== run 1 ==
// cordic
module cordic #(
    parameter WIDTH = 16,                
    parameter ITERATIONS = 12,           
    parameter MODE = 0                   
)(
    input wire clk,
    input wire rst_n,
    input wire start,                    
    input wire [WIDTH-1:0] x_in,         
    input wire [WIDTH-1:0] y_in,         
    input wire [WIDTH-1:0] z_in,         
    output reg done,                     
    output reg [WIDTH-1:0] x_out,        
    output reg [WIDTH-1:0] y_out,        
    output reg [WIDTH-1:0] z_out         
);
clock: 5.42 ns
lec_check: 0
cap_margin: 20
core_margin: 2
core_utilization: 72
cts_cluster_diameter: 42
cts_cluster_size: 38
place_density: 0.71
setup_slack_margin: 1.39
slew_margin: 20
run.sh (not shown) runs the stock make flow with config.mk's settings and CLKGATE_MAP_FILE=.
Run 1: flow completed, timing, DRC and antenna clean
Inputs modified between run 1 and run 2:
- a change of SETUP_SLACK_MARGIN from 1.39 to 0.61
- a change of CTS_CLUSTER_DIAMETER from 42 to 30
- a deleted CTS_CLUSTER_SIZE that had been 38
- a change of PLACE_DENSITY from 0.71 to 0.7
- a change of the clock period (ns, I/O delays scaled along) from 5.42 to 4.68
Notes after the runs:
No final results exist for run 2, since it was stopped by error GRT-0232 during global routing.
The placeable core region was comparable across run 2 and run 1.
Cell area after synthesis: run 1 vs run 2 identical
Diff run 1 -> run 2: placer's final routability congestion estimate moved up; number of buffers added to fix hold violations after cts level; cell count in the Yosys report level; sequential area share after synthesis level.
Taking run 1 as 1.0, run 2 lands at 1.07 on HPWL after detailed placement.
Reported for run 2 and run 1, number of different library cells in the post-synthesis netlist turned out identical to the last digit.
Run 2 vs. run 1: number of cells produced by synthesis held steady; number of placed instances with taps included rose 28; post-CTS resize count now larger.
#### Input delta (run 3 over run 2)
- ABC_AREA: unset -> 0
- PLACE_DENSITY: 0.7 -> unset
- CORE_UTILIZATION: 72 -> 65
- PLACE_DENSITY_LB_ADDON: unset -> 0.06
- SETUP_SLACK_MARGIN: 0.61 -> unset
- CTS_CLUSTER_DIAMETER: 30 -> unset
- the clock period (ns, I/O delays scaled along): 4.68 -> 8.0
[summary]
- Run status, run 2: aborted in global routing, error GRT-0232
- Run 3 | stages: all done | timing, DRC, antenna: all pass
- Delta(instance count after placement with tap cells included, run 3 - run 2) < 0
- Run 2 has a lower die size than run 3.
- Core footprint, run 3 and run 2, lower one = run 2.
For run 4, these inputs were changed with respect to run 3:
- swapping 65 for 40 in CORE_UTILIZATION
- putting PLACE_DENSITY at 0.42 where nothing was set
- clearing PLACE_DENSITY_LB_ADDON, which used to be 0.06
- putting MIN_ROUTING_LAYER at met2 where nothing was set
- swapping 8.0 for 10.0 in the clock period (ns, I/O delays scaled along)
==> results <==
Input-level comparison between run 5 and run 4:
- MIN_ROUTING_LAYER: met2 -> unset
- CORE_MARGIN: 2 -> 5
- CORE_UTILIZATION: 40 -> 45
- PLACE_DENSITY: 0.42 -> unset
- CAP_MARGIN: 20 -> 0
- TNS_END_PERCENT: unset -> 20
- CTS_CLUSTER_DIAMETER: unset -> 332
- ABC_AREA: 0 -> unset
- CTS_CLUSTER_SIZE: unset -> 100
## What came out
- Per the final summary, run 5 finished and its layout is clean on timing, DRC and antenna.
- The minimum hold slack was comparable across run 5 and run 4.
- Comparing run 5 against run 4, there is no change at all in number of standard cells after synthesis.
- Detailed-route wire length on metal 1: run 5 and run 4 compared, higher one is run 5
- Run 5 ended up with a lower initial antenna violation count than run 4 did.
- On sequential share of cell area, run 5 and run 4 are neck and neck.


## build 24
Starting RTL as in the previous note.
==> flow/config.mk <==
export PLATFORM = sky130hd
export DESIGN_NAME = cordic
export DESIGN_NICKNAME = cordic
export VERILOG_FILES = /design/flow/design.v
export SDC_FILE = /design/flow/constraint.sdc
export NUM_CORES = 4
export LEC_CHECK = 0
export CAP_MARGIN = 20
export CELL_PAD_IN_SITES_GLOBAL_PLACEMENT = 3
export CORE_ASPECT_RATIO = 0.5
export CORE_MARGIN = 2
export CORE_UTILIZATION = 40
export CTS_CLUSTER_DIAMETER = 380
export CTS_CLUSTER_SIZE = 99
export PLACE_DENSITY = 0.89
export SETUP_SLACK_MARGIN = -0.9
export SLEW_MARGIN = 20
export TNS_END_PERCENT = 5
==> flow/constraint.sdc <==
create_clock -name core_clock -period 10.0 [get_ports {clk}]
set_input_delay 2.0000 -clock core_clock [delete_from_list [all_inputs] [get_ports {clk}]]
set_output_delay 2.0000 -clock core_clock [all_outputs]
set_load 0.01 [all_outputs]
Build 24 ran to completion and came out clean on the timing, design-rule and antenna checks.
diff inputs: build 24 => build 12
==> flow/config.mk <==
export PLATFORM = sky130hd
export DESIGN_NAME = cordic
export DESIGN_NICKNAME = cordic
export VERILOG_FILES = /design/flow/design.v
export SDC_FILE = /design/flow/constraint.sdc
export NUM_CORES = 4
export LEC_CHECK = 0
export CAP_MARGIN = 40
export CELL_PAD_IN_SITES_GLOBAL_PLACEMENT = 0
export CORE_MARGIN = 2
export CORE_UTILIZATION = 33
export CTS_CLUSTER_DIAMETER = 380
export CTS_CLUSTER_SIZE = 99
export SETUP_SLACK_MARGIN = 1.68
export SLEW_MARGIN = 20
export TNS_END_PERCENT = 20
Findings:
In build 12, wire length is lower than in build 24. Min routed length on met1 across build 12 and build 24: build 12. Against build 24 as the reference, build 12 delivers a lower sequential cell area share. Maximum frequency, build 12 vs build 24: up slightly. Global-route usage: build 12 < build 24. Measured against each other, build 12 and build 24 differ in number of cell instances on the worst register-to-register path, the higher figure coming from build 12. Re buffering overhead: build 12 and build 24 aren't equal, and the higher value belongs to build 12. Core utilization in build 12 vs build 24: down 7.9 points.
Changes in build 39 relative to build 12:
==> flow/config.mk <==
export PLATFORM = sky130hd
export DESIGN_NAME = cordic
export DESIGN_NICKNAME = cordic
export VERILOG_FILES = /design/flow/design.v
export SDC_FILE = /design/flow/constraint.sdc
export NUM_CORES = 4
export LEC_CHECK = 0
export CAP_MARGIN = 0
export CORE_MARGIN = 3
export CORE_UTILIZATION = 45
export CTS_CLUSTER_DIAMETER = 332
export CTS_CLUSTER_SIZE = 100
export SLEW_MARGIN = 20
Findings:
- Every run (build 39 and build 12) finished clean.
- Comparing final worst-path cycle share for build 39 and build 12, the smaller number came from build 12.
- On via count, build 39 tracks build 12 almost exactly.
- Diff build 12 -> build 39 | detailed-route vias per instance | increase of about 8%
- Final instance area (build 39 vs. build 12) decreases slightly
- Number of sequential cells: build 12 vs build 39 identical
- Synthesized netlist cell count delta (build 12 -> build 39): insignificant
- Mux share of post-synthesis cell area across build 39 and build 12: no real change.
diff inputs: build 39 => build 9
==> flow/config.mk <==
export PLATFORM = sky130hd
export DESIGN_NAME = cordic
export DESIGN_NICKNAME = cordic
export VERILOG_FILES = /design/flow/design.v
export SDC_FILE = /design/flow/constraint.sdc
export NUM_CORES = 4
export LEC_CHECK = 0
export ABC_AREA = 0
export CAP_MARGIN = 25
export CORE_ASPECT_RATIO = 0.73
export CORE_MARGIN = 10
export CORE_UTILIZATION = 40
export MIN_ROUTING_LAYER = met1
export PLACE_DENSITY = 0.42
export SLEW_MARGIN = 10
--- outcome ---
Build 9 vs build 39, total number of tap cells went up by about 9%.
Across both runs, pre-placement core utilization was lower for build 9 than for build 39.
Of the two values seen for highest-delay cell along the critical path, a2111oi_0 was produced by build 9 and or4_1 by build 39.
Looking at build 9 and build 39, the parity-gate share of the synthesized area counting xor and xnor cells is a wash.
